==> flow/design.v <==
`timescale 1ns/1ps
`default_nettype none
module adder_1(a, b, c_in, sum, c_out);
input wire a, b, c_in;
output logic sum, c_out;
logic sum0;
logic sum1;
logic carry0;
logic carry1;
always_comb begin
  sum0 = a ^ b;
  sum = sum0 ^ c_in;
  carry0 = a & b;
  carry1 = sum0 & c_in;
  c_out = carry1 | carry0; 
end
endmodule
`timescale 1ns/1ps
`default_nettype none
module eight_input_adder(neighbors, sum);
input  wire [7:0] neighbors;
output logic [3:0] sum;
logic s1, c1, s2, c2, s3, c3, c4, s4, c5, c6;
adder_1 FA1 (.a(neighbors[0]), .b(neighbors[1]), .c_in(neighbors[2]), .sum(s1), .c_out(c1));
adder_1 FA2 (.a(neighbors[3]), .b(neighbors[4]), .c_in(neighbors[5]), .sum(s2), .c_out(c2));
adder_1 FA3 (.a(s1), .b(s2), .c_in(neighbors[6]), .sum(s3), .c_out(c3));
adder_1 HA1 (.a(s3), .b(neighbors[7]), .c_in(1'b0), .sum(sum[0]), .c_out(c4));
adder_1 FA4 (.a(c1), .b(c2), .c_in(c3), .sum(s4), .c_out(c5));
adder_1 HA2 (.a(s4), .b(c4), .c_in(1'b0), .sum(sum[1]), .c_out(c6));
adder_1 HA3 (.a(c5), .b(c6), .c_in(1'b0), .sum(sum[2]), .c_out(sum[3]));
endmodule
module equality_comparator(a, b, out);
input wire [3:0] a;
input wire [3:0] b;
output logic out;
logic [3:0] xor_out;
always_comb begin
    xor_out = a ^ b;
    out = ~xor_out[0] & ~xor_out[1] & ~xor_out[2] & ~xor_out[3];
end
endmodule
`default_nettype none
`timescale 1ns/1ps
module conway_cell(clk, rst, ena, state_0, state_d, state_q, neighbors);
input wire clk;
input wire rst;
input wire ena;
input wire state_0;
output logic state_d;
output logic state_q;
input wire [7:0] neighbors;
logic [3:0] sum;
eight_input_adder eight_input_adder_inst (.neighbors(neighbors), .sum(sum));
logic three_neighbors;
logic two_neighbors;
logic two_or_three_neighbors;
equality_comparator two_neighbors_comparator (.a(sum), .b(4'b0010), .out(two_neighbors));
equality_comparator three_neighbors_comparator (.a(sum), .b(4'b0011), .out(three_neighbors));
always_comb begin
	two_or_three_neighbors = three_neighbors | two_neighbors;
	state_d = (~ state_q & three_neighbors) | (state_q & two_or_three_neighbors);
end
always_ff @(posedge clk) begin : delay
	state_q <= rst ? state_0 : (ena ? state_d : state_q);
end 
endmodule
`default_nettype none  
module main(clk, rst, ena, state_0, cells);
parameter N = 16;  
parameter M = N + 2;  
input wire clk;
input wire rst;
input wire ena;
input wire [N*N-1:0] state_0;
output logic [N*N-1:0] cells;
wire [M*M-1:0] bordered_cells_q;  
wire [M*M-1:0] bordered_cells_d;
logic [M*M-1:0] bordered_cells_0;  
function int cell_index(int i, int j);
  cell_index = M*j + i;
endfunction
generate
  genvar i;
  genvar j;
  for (i = 0; i < M; i = i + 1) begin : cells_x
    for (j = 0; j < M; j = j + 1) begin : cells_y
      if ( (i > 0) && (i < (M-1)) && (j > 0) && (j < (M-1)) ) begin
        assign bordered_cells_0[cell_index(i, j)] = state_0[N*(j-1) + (i-1)];
        conway_cell CELL(
          .clk(clk), .rst(rst), .ena(ena),
          .neighbors({
            bordered_cells_q[cell_index(i-1, j-1)],
            bordered_cells_q[cell_index(i-1, j  )],
            bordered_cells_q[cell_index(i-1, j+1)],
            bordered_cells_q[cell_index(i  , j+1)],
            bordered_cells_q[cell_index(i+1, j+1)],
            bordered_cells_q[cell_index(i+1, j  )],
            bordered_cells_q[cell_index(i+1, j-1)],
            bordered_cells_q[cell_index(i  , j-1)]
          }),
          .state_0(bordered_cells_0[cell_index(i, j)]),
          .state_d(bordered_cells_d[cell_index(i, j)]),
          .state_q(bordered_cells_q[cell_index(i, j)])
        );
      end else begin  
        assign bordered_cells_0[cell_index(i,j)] = 1'b0;
        assign bordered_cells_q[cell_index(i,j)] = bordered_cells_0[cell_index(i,j)];
        assign bordered_cells_d[cell_index(i,j)] = 0;
      end
    end
  end
  for (i = 0; i < N; i = i + 1) begin : unborder
    always_comb begin
        cells[N*(i+1)-1:N*i] = bordered_cells_q[M*(i+2)-2:M*(i+1)+1];
    end
  end
endgenerate
endmodule
`default_nettype wire  
==> flow/run.sh <==
#!/bin/bash
# the make line also repeats each setting of config.mk as NAME=value (left out here)
make -C /OpenROAD-flow-scripts/flow DESIGN_CONFIG=/design/flow/config.mk WORK_HOME=/design/flow/orfs CLKGATE_MAP_FILE= finish
==> flow/config.mk <==
export PLATFORM = sky130hd
export DESIGN_NAME = main
export DESIGN_NICKNAME = main
export VERILOG_FILES = /design/flow/design.v
export SDC_FILE = /design/flow/constraint.sdc
export NUM_CORES = 4
export LEC_CHECK = 0
export CAP_MARGIN = 20
export CORE_MARGIN = 2
export CORE_UTILIZATION = 70
export CTS_CLUSTER_DIAMETER = 219
export PLACE_DENSITY = 0.6
export SLEW_MARGIN = 20
==> flow/constraint.sdc <==
create_clock -name core_clock -period 4.07 [get_ports {clk}]
set_input_delay 0.8140 -clock core_clock [delete_from_list [all_inputs] [get_ports {clk}]]
set_output_delay 0.8140 -clock core_clock [all_outputs]
set_load 0.01 [all_outputs]
==> results of run 1 <==
layer usage:
metal / vias to the layer above / GRT usage [%]
met2: 800 / 55.4
met5: - / 0
met1: 16645 / 41.5
met3: 249 / 5.38
met4: 6 / 14.7
li1: 15350 / -
stage by stage:
step,instance area (um2)
floorplan,49900
detailed placement,54600
global route,55800
global placement,54600
CTS,55700
finish,55800
cell type report:
cell class / count / area [um2] / area share, %
inverter: 1738 / 6520 / 11.7
tap: 940 / 1180 / 2.11
timing repair buffer: 588 / 5780 / 10.4
sequential: 256 / 7690 / 13.8
clock inverter: 27 / 126 / 0.227
multi-input combinational: 2672 / 33400 / 59.9
antenna: 16 / 40.0 / 0.0718
clock buffer: 46 / 1040 / 1.87
==> results.cfg, run 1 <==
; generated from flow reports
[outcome]
status = complete, no violations

[worst_setup_path]
r2r_slack_ns = 0.43
path_delay_family = adder cells
endpoint = cells_x[12].cells_y[15].genblk1.CELL.state_q$_DFFE_PP_
cpMostUsedCell = fa_1
worst_ep_arrival_time_ns = 4.06
cp_slowest_cell = edfxtp_1
start_kind = flip-flop
critPathRequiredTime_ns = 4.49
critPathBufInv = 2
slowest_delay_ns = 0.74
r2r_cells = 9
critPathLaunch = cells_x[13].cells_y[15].genblk1.CELL.state_q$_DFFE_PP_
end_kind = flip-flop
r2r_start = cells_x[13].cells_y[15].genblk1.CELL.state_q$_DFFE_PP_
worst-path-stages = 9
r2r-end = cells_x[12].cells_y[15].genblk1.CELL.state_q$_DFFE_PP_
path_max_fanout = 10
cp_cell_sequence = fa_1, inv_1, fa_1, fa_1, inv_1, ha_1, ha_1, or4b_1, o21ai_1
worstSetupPathType = reg2reg

[synth]
syn_area_per_cell_um2 = 10.0
synth.distinct_cells = 22
adder_share_pct = 55.6
top_area_cell = fa_1
synthCells = 4978
edf_count = 256
async_flop_share_pct = 0
ff_type = edfxtp_1
simple_gate_area_share_pct = 8.40
ys.flops = 256
top_cells_by_count = inv_1 (1738), fa_1 (900), ha_1 (779)
yosys_area_um2 = 49900
yosysWarningCount = 4
ys_seq_share_pct = 15.4
syn_nets = 6916
yosysCellCount = 4978
top_cell = inv_1
mux_share_pct = 0
top_area_share_pct = 36.1
synth_area_um2 = 49900
logic_family = adder cells
ys_sh_xor_pct = 0
synthTopCellsByArea = fa_1 (36%), ha_1 (20%), edfxtp_1 (15%), inv_1 (13%), or4b_1 (4.4%)
ys_sh_aoi_pct = 2.90

[finish]
area_growth_pct = 11.7
nets = 7234
fin_util_pct = 79.4
nFillCells = 4826
stdcell_count = 6283

[clock_network]
postCtsSetupRepairBufs = 0
cts_tree = done
h-tree-depth = 2
insertion_delay_ns = 0.58
root_buffer = clkbuf_16
cts_max_path_buffers = 3
clk_pin_slew_worst_paths_ns = 0.06
cts_hold_buf = 0
cts_repair_resize_count = 0
numClockSinks = 256
cts-buffers-inserted = 40

[job]
tool_warnings = 96
maxCapViolCount = 0

[die]
initial_utilization_pct = 71.0
die_x_um = 271
core_um2 = 70300
chip_area_um2 = 73500
rows = 97
ios = 515
die_h_um = 271

[timing]
fin_setup_tns_ns = 0
hold_slack_ns = 0.648
setup_ws_ns = 0.430
period_minus_slack_ns = 3.64
skew_ns = 0.0177
finalHoldViolations = 0
worst_slew_pin_slew_ns = 0.833
rsz0062_at_grt = no
drv_slew = 0
setup_viol = 0
finalClockPeriodUsage_pct = 89.4
max-slew-margin-rel_pct = 44.5
fmax_mhz = 275

[global_routing]
grt_pass1_wl_um = 187000
antenna_found_initial = 15
overflow = 0
grt.total_usage_pct = 32.7
grt_pass1_vias = 35493
grt_max_degree = 174

[hold_path]
hold_path_startpoint = cells_x[16].cells_y[9].genblk1.CELL.state_q$_DFFE_PP_
holdPathEnd = cells_x[16].cells_y[9].genblk1.CELL.state_q$_DFFE_PP_
min_path_cells = 2
hold_class = reg2reg

[detailed_routing]
dr_wl_met3_um = 6580
route.detailed.drc = 0
top_layer = met5
drtIter0Drc = 1730
met1_length_um = 43900
wl_met2_um = 56900
final_antenna_net_count = 0
vias_per_cell = 5.26
firstDrtPassIters = 6
vias = 33050
routedWlPerCell_um = 18.0
routed_wl_um = 113000

[placed_design]
dp_hpwl_um = 90900
post-place-ws_ns = 0.433
dp.cells = 6194
routabilityCongestion = 0.900
numPortBuffers = 514
==> run 2, diff against run 1 <==
- CORE_UTILIZATION: 70 -> 45
- CTS_CLUSTER_DIAMETER: 219 -> default
- SETUP_SLACK_MARGIN: default -> 0.97
- clock period: 4.07 -> 3.66 ns (I/O delays scaled with it)
==> run 2 against run 1 <==
Net effect: still clean on timing, DRC and antenna; utilization fell by 16 points; die area rose by 55%; non-clock buffer count rose by 909; final cell count rose by 23%; design area increased by 25%; synthesized cell count did not move; clock skew grew 0.012 ns; global-route usage shrank 8.5 points; sequential cell count unchanged; register-to-register slack worse by 0.14 ns.
==> results.cfg, run 2 <==
; generated from flow reports
[timing]
finalHoldViolations = 0
setup_ws_ns = 0.291
fmax_mhz = 297
drv_slew = 0
fin_setup_tns_ns = 0
rsz0062_at_grt = yes
finalClockPeriodUsage_pct = 92.0
max-slew-margin-rel_pct = 53.7
setup_viol = 0
skew_ns = 0.0299
period_minus_slack_ns = 3.37
worst_slew_pin_slew_ns = 0.694

[clock_network]
root_buffer = clkbuf_16
cts_hold_buf = 0
cts_tree = done
cts_max_path_buffers = 3
cts-buffers-inserted = 42
insertion_delay_ns = 0.62
clk_pin_slew_worst_paths_ns = 0.06
h-tree-depth = 2
numClockSinks = 256

[synth]
ys.flops = 256
syn_nets = 6916
ys_sh_xor_pct = 0
synthCells = 4978
edf_count = 256
adder_share_pct = 55.6
ys_sh_aoi_pct = 2.90
synth.distinct_cells = 22
synthTopCellsByArea = fa_1 (36%), ha_1 (20%), edfxtp_1 (15%), inv_1 (13%), or4b_1 (4.4%)
syn_area_per_cell_um2 = 10.0
yosysCellCount = 4978
synth_area_um2 = 49900
simple_gate_area_share_pct = 8.40
ff_type = edfxtp_1
logic_family = adder cells
ys_seq_share_pct = 15.4
top_cell = inv_1
async_flop_share_pct = 0
top_cells_by_count = inv_1 (1738), fa_1 (900), ha_1 (779)
yosysWarningCount = 4
top_area_share_pct = 36.1
mux_share_pct = 0
top_area_cell = fa_1
yosys_area_um2 = 49900

[placed_design]
numPortBuffers = 514
routabilityCongestion = 0.837
post-place-ws_ns = 0.118
dp_hpwl_um = 100000

[detailed_routing]
vias_per_cell = 4.72
final_antenna_net_count = 0
vias = 36550
drtIter0Drc = 1265
routedWlPerCell_um = 17.6
routed_wl_um = 136000
route.detailed.drc = 0
firstDrtPassIters = 5

[worst_setup_path]
r2r_start = cells_x[11].cells_y[9].genblk1.CELL.state_q$_DFFE_PP_
critPathRequiredTime_ns = 4.12
r2r_cells = 11
cp_cell_sequence = buf_6, buf_4, fa_1, inv_1, fa_2, fa_1, inv_1, ha_2, ha_4, or4b_1, o21ai_1
critPathLaunch = cells_x[11].cells_y[9].genblk1.CELL.state_q$_DFFE_PP_
r2r_slack_ns = 0.29
critPathBufInv = 4
r2r-end = cells_x[10].cells_y[8].genblk1.CELL.state_q$_DFFE_PP_
worstSetupPathType = reg2reg
end_kind = flip-flop
endpoint = cells_x[10].cells_y[8].genblk1.CELL.state_q$_DFFE_PP_
path_max_fanout = 5
worst_ep_arrival_time_ns = 3.83
worst-path-stages = 11
cp_slowest_cell = edfxtp_1
start_kind = flip-flop
path_delay_family = adder cells
slowest_delay_ns = 0.53

[die]
die_x_um = 337
die_h_um = 337
rows = 122
ios = 515
chip_area_um2 = 114000
initial_utilization_pct = 45.2
core_um2 = 110000

[job]
tool_warnings = 103
maxCapViolCount = 0

[hold_path]
hold_path_startpoint = cells_x[5].cells_y[10].genblk1.CELL.state_q$_DFFE_PP_
hold_class = reg2reg
holdPathEnd = cells_x[5].cells_y[10].genblk1.CELL.state_q$_DFFE_PP_
min_path_cells = 2

[global_routing]
grt_max_degree = 127
antenna_found_initial = 26
grt_pass1_wl_um = 212000
grt_pass1_vias = 39301
grt.total_usage_pct = 24.2
overflow = 0

[finish]
nFillCells = 8886
seq_area_um2 = 7690
area_growth_pct = 39.3
fin_util_pct = 63.0
nets = 8145
combGateArea_um2 = 37500

[outcome]
status = complete, no violations
-- run 2: per-layer routing --
layer	part of all wire [%]	wire (um)	up-vias	track usage (%)
met3	5.6	7600	202	4.55
met2	50	68700	592	42.0
met1	41	55600	18532	30.4
met5	0.13	179	-	0
li1	-	-	17198	-
met4	3.2	4410	26	7.61
-- run 2: timing repair --
item                       4_1_cts  5_1_grt
resized                        791      487
hold endpoints to repair         0        0
setup buffers                  502      170
cloned                           2        2
pin swaps                      868      665
setup endpoints to repair      298      275
-- run 2: final cells by class --
type | instances | area share, %
Multi-Input combinational cell | 2672 | 53.9
Sequential cell | 256 | 11.1
Antenna cell | 12 | 0.0432
Clock buffer | 53 | 1.60
Inverter | 1738 | 9.54
Tap cell | 1488 | 2.68
Clock inverter | 21 | 0.171
Timing Repair Buffer | 1497 | 21.0
-- run 2: metrics by stage --
stage | hold WS [ns] | std cells | cell area (um2)
6_report | 0.721 | 7737 | 69500
5_1_grt | 0.759 | 7732 | 69500
4_1_cts | 0.692 | 7553 | 66200
3_5_place_dp | 0.666 | 6975 | 57500
3_3_place_gp | 0.667 | 6975 | 57500
2_1_floorplan | 0.649 | 4978 | 50300
==> run 3, diff against run 2 <==
- CAP_MARGIN: 20 -> 25
- CELL_PAD_IN_SITES_DETAIL_PLACEMENT: default -> 1
- CORE_ASPECT_RATIO: default -> 0.73
- CORE_MARGIN: 2 -> 4
- CORE_UTILIZATION: 45 -> 30
- CTS_CLUSTER_SIZE: default -> 54
- GPL_ROUTABILITY_DRIVEN: default -> 1
- HOLD_SLACK_MARGIN: default -> 0.16
- MAX_ROUTING_LAYER: default -> met5
- MIN_ROUTING_LAYER: default -> met1
- SETUP_SLACK_MARGIN: 0.97 -> 0.26
- TNS_END_PERCENT: default -> 25
- clock period: 3.66 -> 5.83 ns (I/O delays scaled with it)
==> run 3 against run 2 <==
Net effect: largest cell class unchanged; setup slack better by 1.6 ns; via count is 8.0% lower; clock-buffer cell count is 4 lower; first-iteration DRC count is 7.3% higher; critical path type unchanged; die area is 52% higher.
==> results.cfg, run 3 <==
; generated from flow reports
[outcome]
status = complete, no violations

[synth]
async_flop_share_pct = 0
synthTopCellsByArea = fa_1 (36%), ha_1 (20%), edfxtp_1 (15%), inv_1 (13%), or4b_1 (4.4%)
top_area_cell = fa_1
ff_type = edfxtp_1
top_cell = inv_1
simple_gate_area_share_pct = 8.40
edf_count = 256
adder_share_pct = 55.6
syn_nets = 6916
synth_area_um2 = 49900
ys_sh_aoi_pct = 2.90
yosysWarningCount = 4
top_area_share_pct = 36.1
syn_area_per_cell_um2 = 10.0
synth.distinct_cells = 22
yosys_area_um2 = 49900
synthCells = 4978
ys.flops = 256
ys_sh_xor_pct = 0
logic_family = adder cells
ys_seq_share_pct = 15.4
mux_share_pct = 0
top_cells_by_count = inv_1 (1738), fa_1 (900), ha_1 (779)
yosysCellCount = 4978

[clock_network]
h-tree-depth = 2
insertion_delay_ns = 0.63
cts_max_path_buffers = 3
cts_hold_buf = 0
cts_tree = done
postCtsSetupRepairBufs = 0
cts_repair_resize_count = 0
clk_pin_slew_worst_paths_ns = 0.06
cts-buffers-inserted = 42
numClockSinks = 256
root_buffer = clkbuf_16

[timing]
drv_slew = 0
max-slew-margin-rel_pct = 39.9
worst_slew_pin_slew_ns = 0.901
skew_ns = 0.0256
rsz0062_at_grt = no
finalClockPeriodUsage_pct = 66.9
period_minus_slack_ns = 3.90
finalHoldViolations = 0
setup_viol = 0
fmax_mhz = 256
fin_setup_tns_ns = 0

[hold_path]
min_path_cells = 2
holdPathEnd = cells_x[16].cells_y[1].genblk1.CELL.state_q$_DFFE_PP_
hold_path_startpoint = cells_x[16].cells_y[1].genblk1.CELL.state_q$_DFFE_PP_
hold_class = reg2reg

[detailed_routing]
routedWlPerCell_um = 20.1
final_antenna_net_count = 0
vias = 33639
route.detailed.drc = 0
firstDrtPassIters = 5
vias_per_cell = 4.48
drtIter0Drc = 1357
routed_wl_um = 151000

[worst_setup_path]
cpMostUsedCell = fa_1
critPathLaunch = cells_x[10].cells_y[6].genblk1.CELL.state_q$_DFFE_PP_
cp_cell_sequence = inv_1, fa_1, fa_1, fa_1, inv_1, ha_1, ha_1, or4b_1, o21ai_1
r2r-end = cells_x[10].cells_y[7].genblk1.CELL.state_q$_DFFE_PP_
slowest_delay_ns = 0.89
endpoint = cells_x[10].cells_y[7].genblk1.CELL.state_q$_DFFE_PP_
end_kind = flip-flop
worstSetupPathType = reg2reg
critPathBufInv = 2
worst_ep_arrival_time_ns = 4.37
r2r_start = cells_x[10].cells_y[6].genblk1.CELL.state_q$_DFFE_PP_
cp_slowest_cell = edfxtp_1
worst-path-stages = 9
r2r_cells = 9
start_kind = flip-flop
path_max_fanout = 9
critPathRequiredTime_ns = 6.30
r2r_slack_ns = 1.93
path_delay_family = adder cells

[die]
rows = 127
ios = 515
chip_area_um2 = 173000
die_x_um = 485
die_h_um = 357
core_um2 = 165000
initial_utilization_pct = 30.3

[job]
tool_warnings = 95
maxCapViolCount = 0

[finish]
nFillCells = 18720
stdcell_count = 7502
area_growth_pct = 14.3
nets = 7180

[placed_design]
dp.cells = 7391
numPortBuffers = 514
dp_hpwl_um = 124000
routabilityCongestion = 0.827

[global_routing]
antenna_found_initial = 55
grt_pass1_wl_um = 233000
grt.total_usage_pct = 17.7
grt_pass1_vias = 39576
grt_max_degree = 158
overflow = 0
[run 3: stage by stage]
stage | hold slack [ns] | utilization (%) | setup WS [ns] | instance area, um2
global route | 0.778 | 34.6 | 1.74 | 57000
detailed placement | 0.708 | 33.8 | 1.88 | 55700
global placement | 0.690 | 33.8 | 2.03 | 55700
floorplan | 0.649 | - | 0.602 | 49900
CTS | 0.725 | 34.6 | 1.85 | 56900
finish | 0.725 | 34.6 | 1.93 | 57000
[run 3: final cells by class]
type | count | area, um2 | area share [%]
flip-flops and latches | 256 | 7690 | 13.5
multi-input cells | 2672 | 33400 | 58.6
inverters | 1738 | 6520 | 11.4
clock buffers | 49 | 1100 | 1.93
clock inverters | 20 | 145 | 0.254
well taps | 2193 | 2740 | 4.81
repair buffers | 532 | 5340 | 9.35
diodes | 42 | 105 | 0.184
[run 3: per-layer routing]
layer,GRT usage [%],part of all wire [%],up-vias
met5,0.574,0.12,-
met4,7.63,4.0,8
met3,4.11,5.8,205
met2,29.7,49,556
met1,21.7,42,17586
li1,-,-,15284
==> run 4, diff against run 3 <==
- ABC_AREA: default -> 0
- CAP_MARGIN: 25 -> 20
- CELL_PAD_IN_SITES_GLOBAL_PLACEMENT: default -> 0
- CORE_ASPECT_RATIO: 0.73 -> default
- CORE_MARGIN: 4 -> 9
- CORE_UTILIZATION: 30 -> 72
- CTS_CLUSTER_SIZE: 54 -> 70
- GPL_ROUTABILITY_DRIVEN: 1 -> default
- HOLD_SLACK_MARGIN: 0.16 -> default
- MAX_ROUTING_LAYER: met5 -> default
- MIN_ROUTING_LAYER: met1 -> met2
- PLACE_DENSITY: 0.6 -> default
- SETUP_SLACK_MARGIN: 0.26 -> 0.71
- TNS_END_PERCENT: 25 -> default
- clock period: 5.83 -> 4.45 ns (I/O delays scaled with it)
==> run 4 against run 3 <==
Net effect: the run now fails in detailed placement (3_5_place_dp); die area fell by 54%; synthesized area is the same; synthesized cell count did not move.
==> results.cfg, run 4 <==
; yosys + openroad results
[outcome]
status = aborted with a tool error
failing_step = detailed placement (3_5_place_dp)
error = [ERROR DPL-0033] detailed placement checks failed during check placement.

[synth]
ys_sh_xor_pct = 0
top_cells_by_count = inv_1 (1738), fa_1 (900), ha_1 (779)
synth.distinct_cells = 22
ys.flops = 256
yosysWarningCount = 4
ff_type = edfxtp_1
top_area_cell = fa_1
syn_area_per_cell_um2 = 10.0
async_flop_share_pct = 0
logic_family = adder cells
synthCells = 4978
yosys_area_um2 = 49900
synth_area_um2 = 49900
ys_seq_share_pct = 15.4
ys_sh_aoi_pct = 2.90
synthTopCellsByArea = fa_1 (36%), ha_1 (20%), edfxtp_1 (15%), inv_1 (13%), or4b_1 (4.4%)
top_cell = inv_1
syn_nets = 6916
top_area_share_pct = 36.1
edf_count = 256
simple_gate_area_share_pct = 8.40
adder_share_pct = 55.6
mux_share_pct = 0
yosysCellCount = 4978

[placed_design]
routabilityCongestion = 0.942
numPortBuffers = 514

[die]
die_x_um = 281
ios = 515
die_h_um = 281
initial_utilization_pct = 72.8
chip_area_um2 = 79100
rows = 96
core_um2 = 68600
-- run 4: through the flow --
step                    hold WS, ns  instances  area (um2)
after global placement        0.715       6133       54200
after floorplan               0.649       4978       49900
==> run 5, diff against run 4 <==
- ABC_AREA: 0 -> 1
- CAP_MARGIN: 20 -> 30
- CELL_PAD_IN_SITES_DETAIL_PLACEMENT: 1 -> default
- CELL_PAD_IN_SITES_GLOBAL_PLACEMENT: 0 -> 1
- CORE_MARGIN: 9 -> 10
- CORE_UTILIZATION: 72 -> 57
- CTS_CLUSTER_DIAMETER: default -> 68
- CTS_CLUSTER_SIZE: 70 -> 34
- HOLD_SLACK_MARGIN: default -> -0.1
- MAX_ROUTING_LAYER: default -> met4
- PLACE_DENSITY_LB_ADDON: default -> 0.07
- SETUP_SLACK_MARGIN: 0.71 -> 0.22
- clock period: 4.45 -> 2.23 ns (I/O delays scaled with it)
==> run 5 against run 4 <==
Net effect: the layout now fails its checks (setup timing); synthesized cell count rose by 20%; die area up 31%; synthesized area is 4.4% higher.
==> results.cfg, run 5 <==
; generated from flow reports
[synth]
top_cells_by_count = inv_1 (2209), fa_1 (900), ha_1 (779)
top_area_cell = fa_1
synthCells = 5961
top_area_share_pct = 34.6
simple_gate_area_share_pct = 11.4
synth.distinct_cells = 12
yosysWarningCount = 4
async_flop_share_pct = 0
synthTopCellsByArea = fa_1 (35%), ha_1 (19%), inv_1 (16%), edfxtp_1 (15%), nand2_1 (5.5%)
yosysCellCount = 5961
logic_family = adder cells
ys.flops = 256
top_cell = inv_1
ys_sh_xor_pct = 0
yosys_area_um2 = 52100
ff_type = edfxtp_1
ys_seq_share_pct = 14.8
syn_nets = 7899
syn_area_per_cell_um2 = 8.74
synth_area_um2 = 52100
edf_count = 256
adder_share_pct = 53.3
mux_share_pct = 0
ys_sh_aoi_pct = 0.0384

[detailed_routing]
final_antenna_net_count = 0
vias_per_cell = 6.49
firstDrtPassIters = 9
routed_wl_um = 142000
route.detailed.drc = 0
drtIter0Drc = 9018
routedWlPerCell_um = 16.7
vias = 55355

[die]
chip_area_um2 = 104000
rows = 110
die_h_um = 322
die_x_um = 322
initial_utilization_pct = 57.7
core_um2 = 90300
ios = 515

[finish]
stdcell_count = 8523
nets = 9226
area_growth_pct = 36.4
nFillCells = 6196

[timing]
period_minus_slack_ns = 3.07
fmax_mhz = 326
rsz0062_at_grt = yes
finalClockPeriodUsage_pct = 137
setup_viol = 447
drv_slew = 0
hold_slack_ns = 0.282
worst_slew_pin_slew_ns = 0.614
max-slew-margin-rel_pct = 59.0
finalHoldViolations = 0
skew_ns = 0.0200
setup_ws_ns = -0.836

[clock_network]
h-tree-depth = 2
insertion_delay_ns = 0.65
cts_max_path_buffers = 3
clk_pin_slew_worst_paths_ns = 0.06
numClockSinks = 256
root_buffer = clkbuf_16
cts_tree = done
cts-buffers-inserted = 48

[global_routing]
grt_pass1_wl_um = 218000
overflow = 0
grt_pass1_vias = 61608
grt_max_degree = 101
grt.total_usage_pct = 41.1
antenna_found_initial = 0

[hold_path]
holdPathEnd = cells_x[14].cells_y[9].genblk1.CELL.state_q$_DFFE_PP_
hold_path_startpoint = rst
hold_class = in2reg
min_path_cells = 3

[job]
tool_warnings = 96
maxCapViolCount = 0

[worst_setup_path]
path_delay_family = adder cells
critPathLaunch = cells_x[5].cells_y[4].genblk1.CELL.state_q$_DFFE_PP_
worst-path-stages = 11
cpMostUsedCell = fa_1
endpoint = cells_x[5].cells_y[3].genblk1.CELL.state_q$_DFFE_PP_
r2r_slack_ns = -0.84
worst_ep_arrival_time_ns = 3.47
cp_cell_sequence = buf_6, fa_1, inv_2, fa_2, fa_1, inv_1, ha_2, ha_4, nor2_2, nand3_1, nand2_1
critPathRequiredTime_ns = 2.63
start_kind = flip-flop
worstSetupPathType = reg2reg
r2r-end = cells_x[5].cells_y[3].genblk1.CELL.state_q$_DFFE_PP_
r2r_cells = 11
critPathBufInv = 3
cp_slowest_cell = fa_1
slowest_delay_ns = 0.54
end_kind = flip-flop
path_max_fanout = 4
r2r_start = cells_x[5].cells_y[4].genblk1.CELL.state_q$_DFFE_PP_

[outcome]
status = failed layout checks
so_faults = setup timing

[placed_design]
dp_hpwl_um = 105000
dp.cells = 8193
post-place-ws_ns = -0.747
numPortBuffers = 514
routabilityCongestion = 0.894
==> run 5: layout make-up <==
cell class	instances	area (um2)	area share (%)
multi-input combinational	3183	37400	52.6
timing repair buffer	1590	14600	20.6
inverter	2209	8340	11.7
sequential	256	7690	10.8
tap	1176	1470	2.07
clock buffer	57	1260	1.77
clock inverter	27	240	0.338
antenna	25	62.6	0.0880
==> run 5: metrics by stage <==
step	utilization (%)	setup TNS, ns	cell area (um2)
2_1_floorplan	-	-354.22	52800
3_3_place_gp	70.6	-142.62	63700
3_5_place_dp	70.6	-152.11	63700
4_1_cts	74.9	-167.49	67700
5_1_grt	78.6	-208.93	71000
6_report	78.7	-177.13	71100
==> run 5: layer usage <==
| metal | track usage (%) | up-vias | share of wire [%] | routed length, um |
|---|---|---|---|---|
| li1 | - | 19324 | - | - |
| met1 | - | 21322 | 0 | 0 |
| met3 | 54.2 | 1413 | 39 | 55700 |
| met2 | 47.2 | 13296 | 52 | 73700 |
| met5 | - | - | 0 | 0 |
| met4 | 6.32 | 0 | 8.9 | 12600 |
==> run 5: what timing repair did <==
item | 4_1_cts | 5_1_grt
setup endpoints to repair | 508 | 508
pin swaps | 339 | 495
hold buffers | 0 | 0
setup buffers | 114 | 107
gates resized | 363 | 559
==> run 6, diff against run 5 <==
- ABC_AREA: 1 -> default
- CAP_MARGIN: 30 -> 0
- CELL_PAD_IN_SITES_GLOBAL_PLACEMENT: 1 -> default
- CORE_MARGIN: 10 -> 2
- CORE_UTILIZATION: 57 -> 70
- HOLD_SLACK_MARGIN: -0.1 -> default
- MAX_ROUTING_LAYER: met4 -> default
- MIN_ROUTING_LAYER: met2 -> met1
- PLACE_DENSITY_LB_ADDON: 0.07 -> default
- SETUP_SLACK_MARGIN: 0.22 -> -0.2
- clock period: 2.23 -> 3.24 ns (I/O delays scaled with it)
==> run 6 against run 5 <==
Net effect: the layout still fails its checks (setup timing); register-to-register slack gained 0.50 ns; clock-buffer cell count shrank 5; global-route usage shrank 6.1 points; critical path type unchanged; synthesized area shrank 4.2%; worst hold slack gained 0.38 ns; non-clock buffer count shrank 366; critical path depth shrank 1; die area shrank 29%; clock skew grew 0.012 ns; setup slack gained 0.50 ns.
==> results.cfg, run 6 <==
; generated from flow reports
[outcome]
status = failed layout checks
so_faults = setup timing

[worst_setup_path]
endpoint = cells_x[2].cells_y[8].genblk1.CELL.state_q$_DFFE_PP_
r2r_start = cells_x[3].cells_y[8].genblk1.CELL.state_q$_DFFE_PP_
start_kind = flip-flop
path_max_fanout = 5
worst_ep_arrival_time_ns = 4.00
slowest_delay_ns = 0.54
r2r_cells = 10
worstSetupPathType = reg2reg
cp_cell_sequence = buf_6, fa_1, inv_1, fa_1, fa_1, inv_1, ha_1, ha_1, or4b_1, o21ai_1
path_delay_family = adder cells
r2r-end = cells_x[2].cells_y[8].genblk1.CELL.state_q$_DFFE_PP_
worst-path-stages = 10
cpMostUsedCell = fa_1
r2r_slack_ns = -0.33
critPathRequiredTime_ns = 3.67
cp_slowest_cell = edfxtp_1
critPathBufInv = 3
end_kind = flip-flop
critPathLaunch = cells_x[3].cells_y[8].genblk1.CELL.state_q$_DFFE_PP_

[clock_network]
clk_pin_slew_worst_paths_ns = 0.07
numClockSinks = 256
h-tree-depth = 2
insertion_delay_ns = 0.59
cts-buffers-inserted = 39
root_buffer = clkbuf_16
cts_tree = done
cts_max_path_buffers = 3

[detailed_routing]
firstDrtPassIters = 8
routed_wl_um = 133000
vias = 37146
final_antenna_net_count = 0
routedWlPerCell_um = 19.2
vias_per_cell = 5.36
drtIter0Drc = 2323
route.detailed.drc = 0

[synth]
ff_type = edfxtp_1
syn_area_per_cell_um2 = 10.0
synth_area_um2 = 49900
yosysWarningCount = 4
ys_sh_aoi_pct = 2.90
async_flop_share_pct = 0
adder_share_pct = 55.6
yosys_area_um2 = 49900
synth.distinct_cells = 22
edf_count = 256
mux_share_pct = 0
ys_sh_xor_pct = 0
ys.flops = 256
syn_nets = 6916
logic_family = adder cells
top_cell = inv_1
simple_gate_area_share_pct = 8.40
yosysCellCount = 4978
top_area_cell = fa_1
synthTopCellsByArea = fa_1 (36%), ha_1 (20%), edfxtp_1 (15%), inv_1 (13%), or4b_1 (4.4%)
top_area_share_pct = 36.1
synthCells = 4978
top_cells_by_count = inv_1 (1738), fa_1 (900), ha_1 (779)
ys_seq_share_pct = 15.4

[placed_design]
routabilityCongestion = 0.873
post-place-ws_ns = -0.313
dp.cells = 6751
numPortBuffers = 514
dp_hpwl_um = 99700

[timing]
drv_slew = 0
skew_ns = 0.0319
max-slew-margin-rel_pct = 54.1
setup_ws_ns = -0.331
finalClockPeriodUsage_pct = 110
hold_slack_ns = 0.663
finalHoldViolations = 0
setup_viol = 196
worst_slew_pin_slew_ns = 0.688
rsz0062_at_grt = yes
period_minus_slack_ns = 3.57
fmax_mhz = 280

[finish]
stdcell_count = 6924
fin_util_pct = 88.5
nFillCells = 3399
nets = 7869
area_growth_pct = 24.6

[global_routing]
grt_pass1_vias = 39502
grt.total_usage_pct = 35.0
grt_max_degree = 122
grt_pass1_wl_um = 202000
overflow = 0
antenna_found_initial = 27

[die]
ios = 515
die_x_um = 271
initial_utilization_pct = 71.0
chip_area_um2 = 73500
rows = 97
core_um2 = 70300
die_h_um = 271

[hold_path]
min_path_cells = 3
holdPathEnd = cells_x[12].cells_y[10].genblk1.CELL.state_q$_DFFE_PP_
hold_path_startpoint = rst
hold_class = in2reg

[job]
maxCapViolCount = 0
tool_warnings = 95
run 6: area by class of cell:
type,count,area [um2],area share [%]
Timing Repair Buffer,1224,11400,18.3
Multi-Input combinational cell,2672,34100,54.8
Tap cell,940,1180,1.89
Antenna cell,24,60.1,0.0965
Clock inverter,18,188,0.302
Sequential cell,256,7690,12.4
Inverter,1738,6520,10.5
Clock buffer,52,1070,1.72
run 6: timing repair:
| action | in CTS | in global routing |
|---|---|---|
| cloned | 0 | 5 |
| hold buffers | 0 | 0 |
| buffers inserted | 14 | 105 |
| setup endpoints to repair | 8 | 155 |
| pin swaps | 5 | 172 |
| gates resized | 8 | 309 |
run 6: per-layer routing:
layer  part of all wire [%]  up-vias  global-route usage [%]
met5                  0.069        -                       0
met4                    6.0       14                    16.3
met3                    6.2      438                    5.49
met2                     52     1233                    61.0
met1                     36    18797                    42.8
li1                       -    16664                       -
run 6: through the flow:
step / setup TNS [ns] / area (um2)
floorplan: -50.77 / 49900
detailed placement: -18.32 / 59200
global placement: -6.46 / 59200
finish: -22.75 / 62200
CTS: -24.03 / 60600
global route: -43.34 / 62200
==> run 7, diff against run 6 <==
- CAP_MARGIN: 0 -> 20
- CORE_UTILIZATION: 70 -> 63
- CTS_CLUSTER_DIAMETER: 68 -> default
- CTS_CLUSTER_SIZE: 34 -> default
- MIN_ROUTING_LAYER: met1 -> default
- PLACE_DENSITY: default -> 0.6
- SETUP_SLACK_MARGIN: -0.2 -> default
- clock period: 3.24 -> 3.91 ns (I/O delays scaled with it)
==> run 7 against run 6 <==
Net effect: fmax decreased by 0.54%; the run now finishes clean; synthesized area unchanged; clock-buffer cell count increased by 2; critical path type unchanged; register-to-register slack improved by 0.65 ns; sequential cell count unchanged; highest routed layer unchanged; largest cell class unchanged; design area decreased by 9.1%; utilization decreased by 17 points; sequential share of layout area increased by 1.2 points.
==> results.cfg, run 7 <==
; generated from flow reports
[worst_setup_path]
end_kind = flip-flop
path_max_fanout = 10
worstSetupPathType = reg2reg
critPathBufInv = 2
cp_slowest_cell = edfxtp_1
cp_cell_sequence = fa_1, inv_1, fa_1, fa_1, inv_1, ha_1, ha_1, or4b_1, o21ai_1
r2r_start = cells_x[14].cells_y[8].genblk1.CELL.state_q$_DFFE_PP_
r2r_cells = 9
endpoint = cells_x[13].cells_y[8].genblk1.CELL.state_q$_DFFE_PP_
worst_ep_arrival_time_ns = 4.00
slowest_delay_ns = 0.66
critPathRequiredTime_ns = 4.32
start_kind = flip-flop
critPathLaunch = cells_x[14].cells_y[8].genblk1.CELL.state_q$_DFFE_PP_
r2r_slack_ns = 0.32
r2r-end = cells_x[13].cells_y[8].genblk1.CELL.state_q$_DFFE_PP_
cpMostUsedCell = fa_1
path_delay_family = adder cells
worst-path-stages = 9

[die]
rows = 103
die_h_um = 285
initial_utilization_pct = 63.4
ios = 515
die_x_um = 285
core_um2 = 78700
chip_area_um2 = 81500

[finish]
combGateArea_um2 = 33400
fin_area_um2 = 56600
seq_area_um2 = 7690
nFillCells = 6125
nets = 7311
area_growth_pct = 13.3

[clock_network]
postCtsSetupRepairBufs = 0
insertion_delay_ns = 0.58
cts_max_path_buffers = 3
root_buffer = clkbuf_16
cts_hold_buf = 0
cts-buffers-inserted = 40
numClockSinks = 256
cts_repair_resize_count = 0
h-tree-depth = 2
clk_pin_slew_worst_paths_ns = 0.06
cts_tree = done

[global_routing]
grt_use_met2_pct = 50.2
overflow = 0
grt_max_degree = 152
antenna_found_initial = 30
grt_pass1_vias = 34863
busiest_layer = met2
grtUsageMet3_pct = 6.57
grt.total_usage_pct = 29.5
grt_pass1_wl_um = 187000
met1_usage_pct = 37.2

[synth]
syn_nets = 6916
simple_gate_area_share_pct = 8.40
ys_sh_aoi_pct = 2.90
edf_count = 256
synthTopCellsByArea = fa_1 (36%), ha_1 (20%), edfxtp_1 (15%), inv_1 (13%), or4b_1 (4.4%)
synth.distinct_cells = 22
mux_share_pct = 0
top_cell = inv_1
synth_area_um2 = 49900
top_area_cell = fa_1
yosysCellCount = 4978
yosysWarningCount = 4
syn_area_per_cell_um2 = 10.0
top_cells_by_count = inv_1 (1738), fa_1 (900), ha_1 (779)
adder_share_pct = 55.6
ys.flops = 256
ys_sh_xor_pct = 0
top_area_share_pct = 36.1
async_flop_share_pct = 0
synthCells = 4978
ff_type = edfxtp_1
logic_family = adder cells
ys_seq_share_pct = 15.4
yosys_area_um2 = 49900

[detailed_routing]
vias = 32923
routed_wl_um = 114000
firstDrtPassIters = 5
vias_per_cell = 5.09
final_antenna_net_count = 0
drtIter0Drc = 1306
routedWlPerCell_um = 17.6
route.detailed.drc = 0

[timing]
finalClockPeriodUsage_pct = 91.8
fin_setup_tns_ns = 0
finalHoldViolations = 0
period_minus_slack_ns = 3.59
fmax_mhz = 279
drv_slew = 0
rsz0062_at_grt = no
setup_viol = 0
setup_ws_ns = 0.320
max-slew-margin-rel_pct = 52.2
worst_slew_pin_slew_ns = 0.718
skew_ns = 0.0266

[placed_design]
numPortBuffers = 514
place_area_um2 = 55300
post-place-ws_ns = 0.342
dp_hpwl_um = 92000
routabilityCongestion = 0.861

[job]
tool_warnings = 98
maxCapViolCount = 0

[outcome]
status = complete, no violations

[hold_path]
min_path_cells = 2
holdPathEnd = cells_x[2].cells_y[10].genblk1.CELL.state_q$_DFFE_PP_
hold_class = reg2reg
hold_path_startpoint = cells_x[2].cells_y[10].genblk1.CELL.state_q$_DFFE_PP_
[run 7: through the flow]
step | util, % | std cells | hold WS (ns)
finish | 71.8 | 6465 | 0.721
floorplan | - | 4978 | 0.649
detailed placement | 70.2 | 6381 | 0.697
CTS | 71.8 | 6449 | 0.723
global route | 71.8 | 6458 | 0.772
global placement | 70.2 | 6381 | 0.691
[run 7: layer usage]
| layer | up-vias | part of all wire [%] |
|---|---|---|
| met3 | 209 | 6.4 |
| met5 | - | 0.17 |
| met1 | 16570 | 40 |
| li1 | 15505 | - |
| met2 | 607 | 50 |
| met4 | 32 | 3.9 |
[run 7: area by class of cell]
type	count	share of cell area (%)
diodes	16	0.0708
clock buffers	54	1.90
clock inverters	14	0.241
inverters	1738	11.5
multi-input cells	2672	59.1
flip-flops and latches	256	13.6
well taps	1050	2.32
repair buffers	665	11.3
==> run 8, diff against run 7 <==
- ABC_AREA: default -> 0
- CORE_MARGIN: 2 -> 9
- CORE_UTILIZATION: 63 -> 55
- CTS_CLUSTER_SIZE: default -> 18
- GPL_TIMING_DRIVEN: default -> 0
- MAX_ROUTING_LAYER: default -> met4
- MIN_ROUTING_LAYER: default -> met1
- PLACE_DENSITY: 0.6 -> default
- PLACE_DENSITY_LB_ADDON: default -> 0.14
- clock period: 3.91 -> 2.58 ns (I/O delays scaled with it)
==> run 8 against run 7 <==
Net effect: now fails the layout checks on setup timing; register-to-register slack worse by 1.2 ns; global-route usage is 1.4 points higher; via count is 20% higher; clock-buffer cell count is 2 lower; non-clock buffer count is 1083 higher.
==> results.cfg, run 8 <==
; generated from flow reports
[worst_setup_path]
r2r-end = cells_x[13].cells_y[10].genblk1.CELL.state_q$_DFFE_PP_
slowest_delay_ns = 0.50
path_max_fanout = 4
path_delay_family = adder cells
end_kind = flip-flop
cp_slowest_cell = fa_1
critPathRequiredTime_ns = 3.01
cpMostUsedCell = buf_6
r2r_start = cells_x[14].cells_y[11].genblk1.CELL.state_q$_DFFE_PP_
cp_cell_sequence = buf_6, buf_6, buf_6, fa_1, inv_2, fa_2, fa_1, inv_1, ha_2, ha_4, or4b_4, o21ai_2
r2r_cells = 12
endpoint = cells_x[13].cells_y[10].genblk1.CELL.state_q$_DFFE_PP_
r2r_slack_ns = -0.86
worstSetupPathType = reg2reg
critPathBufInv = 5
worst-path-stages = 12
start_kind = flip-flop
critPathLaunch = cells_x[14].cells_y[11].genblk1.CELL.state_q$_DFFE_PP_
worst_ep_arrival_time_ns = 3.87

[timing]
hold_slack_ns = 0.439
max-slew-margin-rel_pct = 29.2
setup_viol = 273
skew_ns = 0.0207
period_minus_slack_ns = 3.44
fin_setup_tns_ns = -148.08
finalHoldViolations = 0
drv_slew = 0
setup_ws_ns = -0.860
fmax_mhz = 291
worst_slew_pin_slew_ns = 1.06
finalClockPeriodUsage_pct = 133
rsz0062_at_grt = yes

[detailed_routing]
route.detailed.drc = 0
dr_wl_met3_um = 11200
top_layer = met4
drtIter0Drc = 2579
routedWlPerCell_um = 21.1
vias = 39460
vias_per_cell = 5.14
firstDrtPassIters = 7
wl_met2_um = 80800
final_antenna_net_count = 0
routed_wl_um = 162000
met1_length_um = 60800

[global_routing]
grt_pass1_vias = 42434
grt.total_usage_pct = 30.9
grt_pass1_wl_um = 236000
grt_max_degree = 42
antenna_found_initial = 14
overflow = 0

[synth]
synthCells = 4978
ys_sh_aoi_pct = 2.90
top_area_share_pct = 36.1
yosysCellCount = 4978
synth.distinct_cells = 22
syn_nets = 6916
yosysWarningCount = 4
ys_sh_xor_pct = 0
edf_count = 256
async_flop_share_pct = 0
ff_type = edfxtp_1
top_cells_by_count = inv_1 (1738), fa_1 (900), ha_1 (779)
ys.flops = 256
simple_gate_area_share_pct = 8.40
adder_share_pct = 55.6
synth_area_um2 = 49900
ys_seq_share_pct = 15.4
mux_share_pct = 0
synthTopCellsByArea = fa_1 (36%), ha_1 (20%), edfxtp_1 (15%), inv_1 (13%), or4b_1 (4.4%)
yosys_area_um2 = 49900
top_area_cell = fa_1
logic_family = adder cells
top_cell = inv_1
syn_area_per_cell_um2 = 10.0

[clock_network]
insertion_delay_ns = 0.59
cts_max_path_buffers = 3
cts-buffers-inserted = 41
h-tree-depth = 2
cts_hold_buf = 0
numClockSinks = 256
clk_pin_slew_worst_paths_ns = 0.05
root_buffer = clkbuf_16
cts_tree = done

[placed_design]
routabilityCongestion = 0.870
numPortBuffers = 513
dp_hpwl_um = 106000
dp.cells = 6674

[finish]
fin_util_pct = 79.2
combGateArea_um2 = 37700
seq_area_um2 = 7690
area_growth_pct = 42.8
nets = 8395
nFillCells = 5295
stdcell_count = 7672

[die]
chip_area_um2 = 102000
rows = 110
core_um2 = 90000
die_h_um = 319
ios = 515
initial_utilization_pct = 55.5
die_x_um = 319

[outcome]
so_faults = setup timing
status = failed layout checks

[hold_path]
hold_path_startpoint = rst
holdPathEnd = cells_x[13].cells_y[4].genblk1.CELL.state_q$_DFFE_PP_
hold_class = in2reg
min_path_cells = 3

[job]
tool_warnings = 91
maxCapViolCount = 0
## run 8: final cells by class
class,count,share of cell area [%]
flip-flops and latches,256,10.8
clock inverters,18,0.147
well taps,1176,2.06
clock buffers,52,1.56
inverters,1738,9.35
repair buffers,1436,19.9
diodes,12,0.0421
multi-input cells,2672,52.9
plain buffers,312,3.27
## run 8: what timing repair did
item                                    CTS  global route
pin swaps                               693           635
endpoints found under the setup margin  397           292
resized                                 470           581
cloned                                    7             3
setup buffers                           717           203
## run 8: per-stage QoR
step	worst slack [ns]	instance area, um2
global route	-0.928	71300
global placement	-2.56	57400
floorplan	-0.657	50800
finish	-0.860	71300
detailed placement	-1.02	57500
CTS	-0.736	67400
## run 8: metal layers
layer | vias up | track usage [%]
met2 | 1418 | 51.2
met4 | 0 | 13.8
met3 | 459 | 5.80
met5 | - | -
li1 | 17695 | -
met1 | 19888 | 36.6
==> run 9, diff against run 8 <==
- ABC_AREA: 0 -> default
- CAP_MARGIN: 20 -> 25
- CORE_ASPECT_RATIO: default -> 0.73
- CORE_MARGIN: 9 -> 4
- CORE_UTILIZATION: 55 -> 30
- CTS_CLUSTER_SIZE: 18 -> 54
- GPL_ROUTABILITY_DRIVEN: default -> 0
- GPL_TIMING_DRIVEN: 0 -> default
- MIN_ROUTING_LAYER: met1 -> met2
- PLACE_DENSITY: default -> 0.6
- PLACE_DENSITY_LB_ADDON: 0.14 -> default
- SETUP_SLACK_MARGIN: default -> 0.26
- TNS_END_PERCENT: default -> 25
- clock period: 2.58 -> 5.83 ns (I/O delays scaled with it)
==> run 9 against run 8 <==
Net effect: now clean on timing, DRC and antenna; global-route usage shrank 3.5 points; sequential share of layout area grew 2.6 points; clock-buffer cell count shrank 4; critical path depth shrank 3; wire length shrank 8.9%; design area shrank 20%.
==> results.cfg, run 9 <==
; generated from flow reports
[worst_setup_path]
r2r-end = cells_x[7].cells_y[11].genblk1.CELL.state_q$_DFFE_PP_
path_delay_family = adder cells
endpoint = cells_x[7].cells_y[11].genblk1.CELL.state_q$_DFFE_PP_
slowest_delay_ns = 0.79
cpMostUsedCell = fa_1
r2r_start = cells_x[8].cells_y[11].genblk1.CELL.state_q$_DFFE_PP_
start_kind = flip-flop
worstSetupPathType = reg2reg
worst-path-stages = 9
r2r_cells = 9
critPathBufInv = 2
worst_ep_arrival_time_ns = 4.38
cp_slowest_cell = edfxtp_1
r2r_slack_ns = 1.95
critPathRequiredTime_ns = 6.32
cp_cell_sequence = inv_1, fa_1, fa_1, fa_1, inv_1, ha_1, ha_1, or4b_1, o21ai_1
critPathLaunch = cells_x[8].cells_y[11].genblk1.CELL.state_q$_DFFE_PP_
end_kind = flip-flop
path_max_fanout = 9

[timing]
fmax_mhz = 258
skew_ns = 0.0314
worst_slew_pin_slew_ns = 1.01
max-slew-margin-rel_pct = 32.6
period_minus_slack_ns = 3.88
drv_slew = 0
finalHoldViolations = 0
finalClockPeriodUsage_pct = 66.6
rsz0062_at_grt = no
fin_setup_tns_ns = 0
setup_viol = 0

[synth]
ff_type = edfxtp_1
synthTopCellsByArea = fa_1 (36%), ha_1 (20%), edfxtp_1 (15%), inv_1 (13%), or4b_1 (4.4%)
edf_count = 256
top_area_cell = fa_1
top_cell = inv_1
synth.distinct_cells = 22
top_cells_by_count = inv_1 (1738), fa_1 (900), ha_1 (779)
syn_area_per_cell_um2 = 10.0
ys_seq_share_pct = 15.4
mux_share_pct = 0
yosys_area_um2 = 49900
ys.flops = 256
simple_gate_area_share_pct = 8.40
yosysCellCount = 4978
yosysWarningCount = 4
top_area_share_pct = 36.1
logic_family = adder cells
synthCells = 4978
async_flop_share_pct = 0
synth_area_um2 = 49900
adder_share_pct = 55.6
syn_nets = 6916
ys_sh_xor_pct = 0
ys_sh_aoi_pct = 2.90

[clock_network]
cts_max_path_buffers = 3
cts_tree = done
h-tree-depth = 2
cts_repair_resize_count = 0
postCtsSetupRepairBufs = 0
clk_pin_slew_worst_paths_ns = 0.06
cts_hold_buf = 0
root_buffer = clkbuf_16
insertion_delay_ns = 0.65
cts-buffers-inserted = 42
numClockSinks = 256

[die]
die_h_um = 357
chip_area_um2 = 173000
initial_utilization_pct = 30.3
die_x_um = 485
core_um2 = 165000
ios = 515
rows = 127

[global_routing]
grt.total_usage_pct = 27.4
grt_pass1_wl_um = 227000
grtUsageMet3_pct = 39.0
antenna_found_initial = 1
grt_pass1_vias = 53473
grt_use_met2_pct = 29.8
busiest_layer = met3
grt_max_degree = 158
overflow = 0
met1_usage_pct = 0

[hold_path]
hold_class = reg2reg
hold_path_startpoint = cells_x[16].cells_y[1].genblk1.CELL.state_q$_DFFE_PP_
holdPathEnd = cells_x[16].cells_y[1].genblk1.CELL.state_q$_DFFE_PP_
min_path_cells = 2

[detailed_routing]
route.detailed.drc = 0
vias_per_cell = 6.02
routed_wl_um = 147000
routedWlPerCell_um = 19.6
firstDrtPassIters = 8
vias = 45276
final_antenna_net_count = 0
drtIter0Drc = 5731

[outcome]
status = complete, no violations

[job]
maxCapViolCount = 0
tool_warnings = 97

[finish]
nets = 7180
fin_util_pct = 34.8
area_growth_pct = 14.8
nFillCells = 16540
combGateArea_um2 = 33400
seq_area_um2 = 7690

[placed_design]
dp_hpwl_um = 113000
numPortBuffers = 514
run 9: final cells by class:
| cell class | instances | area share [%] |
|---|---|---|
| Inverter | 1738 | 11.4 |
| Antenna cell | 48 | 0.210 |
| Clock inverter | 29 | 0.716 |
| Sequential cell | 256 | 13.4 |
| Clock buffer | 48 | 1.91 |
| Timing Repair Buffer | 532 | 9.31 |
| Tap cell | 2193 | 4.79 |
| Multi-Input combinational cell | 2672 | 58.3 |
run 9: metal layers:
metal  routed length [um]  part of all wire, %
met1                    0                    0
met2                74100                   50
met3                64400                   44
met4                 8960                  6.1
met5                    0                    0
run 9: through the flow:
stage	cell area [um2]	cells	hold WS, ns	setup slack (ns)
2_1_floorplan	49900	4978	0.649	0.602
3_3_place_gp	55700	7391	0.690	2.03
3_5_place_dp	55700	7391	0.702	2.00
4_1_cts	57200	7468	0.718	1.98
5_1_grt	57200	7478	0.799	1.70
6_report	57300	7516	0.732	1.95
==> run 10, diff against run 9 <==
- CAP_MARGIN: 25 -> 20
- CORE_ASPECT_RATIO: 0.73 -> default
- CORE_MARGIN: 4 -> 2
- CORE_UTILIZATION: 30 -> 11
- CTS_CLUSTER_SIZE: 54 -> default
- GPL_ROUTABILITY_DRIVEN: 0 -> default
- MAX_ROUTING_LAYER: met4 -> default
- MIN_ROUTING_LAYER: met2 -> default
- SETUP_SLACK_MARGIN: 0.26 -> default
- TNS_END_PERCENT: 25 -> default
- clock period: 5.83 -> 5.54 ns (I/O delays scaled with it)
==> run 10 against run 9 <==
Net effect: non-clock buffer count grew 51; synthesized cell count is the same; fmax grew 0.61%; final cell count grew 51%; critical path type unchanged; first-iteration DRC count shrank 80%; via count shrank 27%; global-route usage shrank 20 points; synthesized area is the same; still clean on timing, DRC and antenna; design area grew 9.3%; wire length grew 19%; utilization shrank 21 points.
==> results.cfg, run 10 <==
; generated from flow reports
[worst_setup_path]
worst_ep_arrival_time_ns = 4.46
cp_slowest_cell = edfxtp_1
critPathLaunch = cells_x[7].cells_y[11].genblk1.CELL.state_q$_DFFE_PP_
cpMostUsedCell = fa_1
r2r_start = cells_x[7].cells_y[11].genblk1.CELL.state_q$_DFFE_PP_
cp_cell_sequence = inv_1, fa_1, fa_1, fa_1, inv_1, ha_1, ha_1, or4b_1, o21ai_1
r2r_cells = 9
worstSetupPathType = reg2reg
endpoint = cells_x[6].cells_y[11].genblk1.CELL.state_q$_DFFE_PP_
path_max_fanout = 9
path_delay_family = adder cells
slowest_delay_ns = 0.85
critPathBufInv = 2
worst-path-stages = 9
r2r_slack_ns = 1.68
end_kind = flip-flop
critPathRequiredTime_ns = 6.14
start_kind = flip-flop
r2r-end = cells_x[6].cells_y[11].genblk1.CELL.state_q$_DFFE_PP_

[die]
chip_area_um2 = 459000
ios = 515
core_um2 = 452000
initial_utilization_pct = 11.0
rows = 247
die_x_um = 678
die_h_um = 678

[placed_design]
place_area_um2 = 60800
numPortBuffers = 514
dp_hpwl_um = 147000
post-place-ws_ns = 1.59
routabilityCongestion = 0.776

[synth]
synthCells = 4978
yosysCellCount = 4978
top_area_share_pct = 36.1
ys_seq_share_pct = 15.4
edf_count = 256
synthTopCellsByArea = fa_1 (36%), ha_1 (20%), edfxtp_1 (15%), inv_1 (13%), or4b_1 (4.4%)
yosysWarningCount = 4
ff_type = edfxtp_1
top_cells_by_count = inv_1 (1738), fa_1 (900), ha_1 (779)
ys.flops = 256
adder_share_pct = 55.6
yosys_area_um2 = 49900
top_area_cell = fa_1
synth_area_um2 = 49900
synth.distinct_cells = 22
syn_nets = 6916
mux_share_pct = 0
ys_sh_aoi_pct = 2.90
ys_sh_xor_pct = 0
async_flop_share_pct = 0
simple_gate_area_share_pct = 8.40
top_cell = inv_1
logic_family = adder cells
syn_area_per_cell_um2 = 10.0

[global_routing]
grt_pass1_vias = 34657
overflow = 0
grt_max_degree = 101
antenna_found_initial = 61
grt.total_usage_pct = 7.73
grt_pass1_wl_um = 252000

[detailed_routing]
final_antenna_net_count = 0
firstDrtPassIters = 4
routed_wl_um = 176000
route.detailed.drc = 0
routedWlPerCell_um = 15.5
vias = 32840
drtIter0Drc = 1146
vias_per_cell = 2.90

[clock_network]
cts_hold_buf = 0
cts_tree = done
root_buffer = clkbuf_16
h-tree-depth = 2
postCtsSetupRepairBufs = 0
cts_repair_resize_count = 0
insertion_delay_ns = 0.74
clk_pin_slew_worst_paths_ns = 0.06
cts-buffers-inserted = 51
numClockSinks = 256
cts_max_path_buffers = 3

[job]
tool_warnings = 90
maxCapViolCount = 0

[timing]
finalClockPeriodUsage_pct = 69.7
skew_ns = 0.0426
drv_slew = 0
period_minus_slack_ns = 3.86
fmax_mhz = 259
worst_slew_pin_slew_ns = 1.08
fin_setup_tns_ns = 0
rsz0062_at_grt = no
finalHoldViolations = 0
max-slew-margin-rel_pct = 28.1
hold_slack_ns = 0.709
setup_viol = 0
setup_ws_ns = 1.68

[hold_path]
hold_path_startpoint = cells_x[16].cells_y[1].genblk1.CELL.state_q$_DFFE_PP_
hold_class = reg2reg
min_path_cells = 2
holdPathEnd = cells_x[16].cells_y[1].genblk1.CELL.state_q$_DFFE_PP_

[finish]
fin_area_um2 = 62600
fin_util_pct = 13.9
area_growth_pct = 25.5
nets = 7240

[outcome]
status = complete, no violations
-- run 10: layer usage --
| metal | wire, um | global-route usage [%] | up-vias |
|---|---|---|---|
| li1 | - | - | 15374 |
| met3 | 7290 | 1.52 | 221 |
| met2 | 94200 | 14.5 | 494 |
| met1 | 65900 | 8.38 | 16741 |
| met4 | 8470 | 3.32 | 10 |
| met5 | 63 | 0 | - |
-- run 10: metrics by stage --
stage | instances
global placement | 11223
floorplan | 4978
CTS | 11320
global route | 11340
finish | 11340
detailed placement | 11225
-- run 10: final cells by class --
cell class	count	area [um2]
Fill cell	51074	389000
Multi-Input combinational cell	2672	33400
Sequential cell	256	7690
Tap cell	5976	7480
Inverter	1738	6520
Timing Repair Buffer	583	5750
Clock buffer	61	1340
Clock inverter	34	424
Antenna cell	20	50.0
==> run 11, diff against run 10 <==
- CELL_PAD_IN_SITES_DETAIL_PLACEMENT: default -> 1
- CELL_PAD_IN_SITES_GLOBAL_PLACEMENT: default -> 1
- CORE_MARGIN: 2 -> 9
- CORE_UTILIZATION: 11 -> 40
- PLACE_DENSITY: 0.6 -> default
- SETUP_SLACK_MARGIN: default -> 0.71
- clock period: 5.54 -> 3.03 ns (I/O delays scaled with it)
==> run 11 against run 10 <==
Net effect: the layout now fails its checks (setup timing); first-iteration DRC count is 15% lower; non-clock buffer count is 966 higher; die area is 70% lower; synthesized area stayed put; fmax is 16% higher; clock-buffer cell count is 6 higher; final cell count is 30% lower; global-route usage is 13 points higher; clock skew is 0.024 ns lower; critical endpoint is now cells_x[5].cells_y[10].genblk1.CELL.state_q$_DFFE_PP_; largest cell class unchanged; highest routed layer unchanged.
==> results.cfg, run 11 <==
; generated from flow reports
[detailed_routing]
routed_wl_um = 143000
met1_length_um = 59700
final_antenna_net_count = 0
drtIter0Drc = 972
firstDrtPassIters = 4
routedWlPerCell_um = 18.1
dr_wl_met3_um = 7660
top_layer = met5
vias = 36875
route.detailed.drc = 0
wl_met2_um = 71500
vias_per_cell = 4.65

[clock_network]
h-tree-depth = 2
numClockSinks = 256
clk_pin_slew_worst_paths_ns = 0.06
insertion_delay_ns = 0.63
cts-buffers-inserted = 45
cts_tree = done
cts_max_path_buffers = 3
root_buffer = clkbuf_16

[worst_setup_path]
cp_cell_sequence = buf_12, buf_12, fa_1, inv_2, fa_2, fa_1, inv_1, ha_2, ha_4, or4b_1, o21ai_1
r2r_start = cells_x[4].cells_y[11].genblk1.CELL.state_q$_DFFE_PP_
critPathRequiredTime_ns = 3.50
r2r_slack_ns = -0.31
path_delay_family = adder cells
cp_slowest_cell = fa_1
end_kind = flip-flop
endpoint = cells_x[5].cells_y[10].genblk1.CELL.state_q$_DFFE_PP_
worst_ep_arrival_time_ns = 3.81
worstSetupPathType = reg2reg
worst-path-stages = 11
critPathLaunch = cells_x[4].cells_y[11].genblk1.CELL.state_q$_DFFE_PP_
path_max_fanout = 5
slowest_delay_ns = 0.54
r2r_cells = 11
r2r-end = cells_x[5].cells_y[10].genblk1.CELL.state_q$_DFFE_PP_
start_kind = flip-flop
critPathBufInv = 4

[timing]
drv_slew = 0
max-slew-margin-rel_pct = 63.4
worst_slew_pin_slew_ns = 0.548
skew_ns = 0.0189
fmax_mhz = 299
finalClockPeriodUsage_pct = 110
rsz0062_at_grt = yes
setup_ws_ns = -0.310
setup_viol = 206
hold_slack_ns = 0.549
period_minus_slack_ns = 3.34
finalHoldViolations = 0
fin_setup_tns_ns = -39.43

[synth]
top_cell = inv_1
edf_count = 256
ys_sh_xor_pct = 0
mux_share_pct = 0
ys_sh_aoi_pct = 2.90
yosys_area_um2 = 49900
yosysCellCount = 4978
synth.distinct_cells = 22
simple_gate_area_share_pct = 8.40
syn_area_per_cell_um2 = 10.0
synthTopCellsByArea = fa_1 (36%), ha_1 (20%), edfxtp_1 (15%), inv_1 (13%), or4b_1 (4.4%)
synthCells = 4978
synth_area_um2 = 49900
ys.flops = 256
async_flop_share_pct = 0
syn_nets = 6916
top_area_cell = fa_1
yosysWarningCount = 4
adder_share_pct = 55.6
ff_type = edfxtp_1
logic_family = adder cells
top_cells_by_count = inv_1 (1738), fa_1 (900), ha_1 (779)
ys_seq_share_pct = 15.4
top_area_share_pct = 36.1

[global_routing]
overflow = 0
grt_pass1_vias = 42227
grt_pass1_wl_um = 228000
antenna_found_initial = 31
grt_max_degree = 108
grt.total_usage_pct = 20.9

[job]
maxCapViolCount = 0
tool_warnings = 94

[outcome]
status = failed layout checks
so_faults = setup timing

[finish]
area_growth_pct = 40.2
nets = 8200
fin_util_pct = 56.5
nFillCells = 13319
stdcell_count = 7937
fin_area_um2 = 70000

[die]
die_x_um = 371
rows = 129
initial_utilization_pct = 40.3
ios = 515
die_h_um = 371
chip_area_um2 = 138000
core_um2 = 124000

[hold_path]
hold_path_startpoint = rst
holdPathEnd = cells_x[15].cells_y[8].genblk1.CELL.state_q$_DFFE_PP_
min_path_cells = 3
hold_class = in2reg

[placed_design]
dp.cells = 7536
routabilityCongestion = 0.798
post-place-ws_ns = -0.344
dp_hpwl_um = 112000
place_area_um2 = 61300
numPortBuffers = 514
-- run 11: routing by layer --
metal	GRT usage, %	vias up
li1	-	17320
met1	26.0	18840
met2	36.3	500
met3	4.72	187
met4	5.81	28
met5	0	-
-- run 11: layout make-up --
| class | count | area [um2] | share of cell area (%) |
|---|---|---|---|
| multi-input combinational | 2672 | 37600 | 53.7 |
| timing repair buffer | 1549 | 14800 | 21.1 |
| sequential | 256 | 7690 | 11.0 |
| inverter | 1738 | 6580 | 9.40 |
| tap | 1637 | 2050 | 2.93 |
| clock buffer | 67 | 1250 | 1.79 |
| clock inverter | 7 | 32.5 | 0.0465 |
| antenna | 11 | 27.5 | 0.0393 |
-- run 11: timing repair --
| action | in CTS | in global routing |
|---|---|---|
| gates cloned | 0 | 1 |
| hold buffers | 0 | 0 |
| gates resized | 711 | 351 |
| hold endpoints to repair | 0 | 0 |
| endpoints found under the setup margin | 508 | 506 |
| pin swaps | 759 | 439 |
| buffers inserted | 221 | 94 |
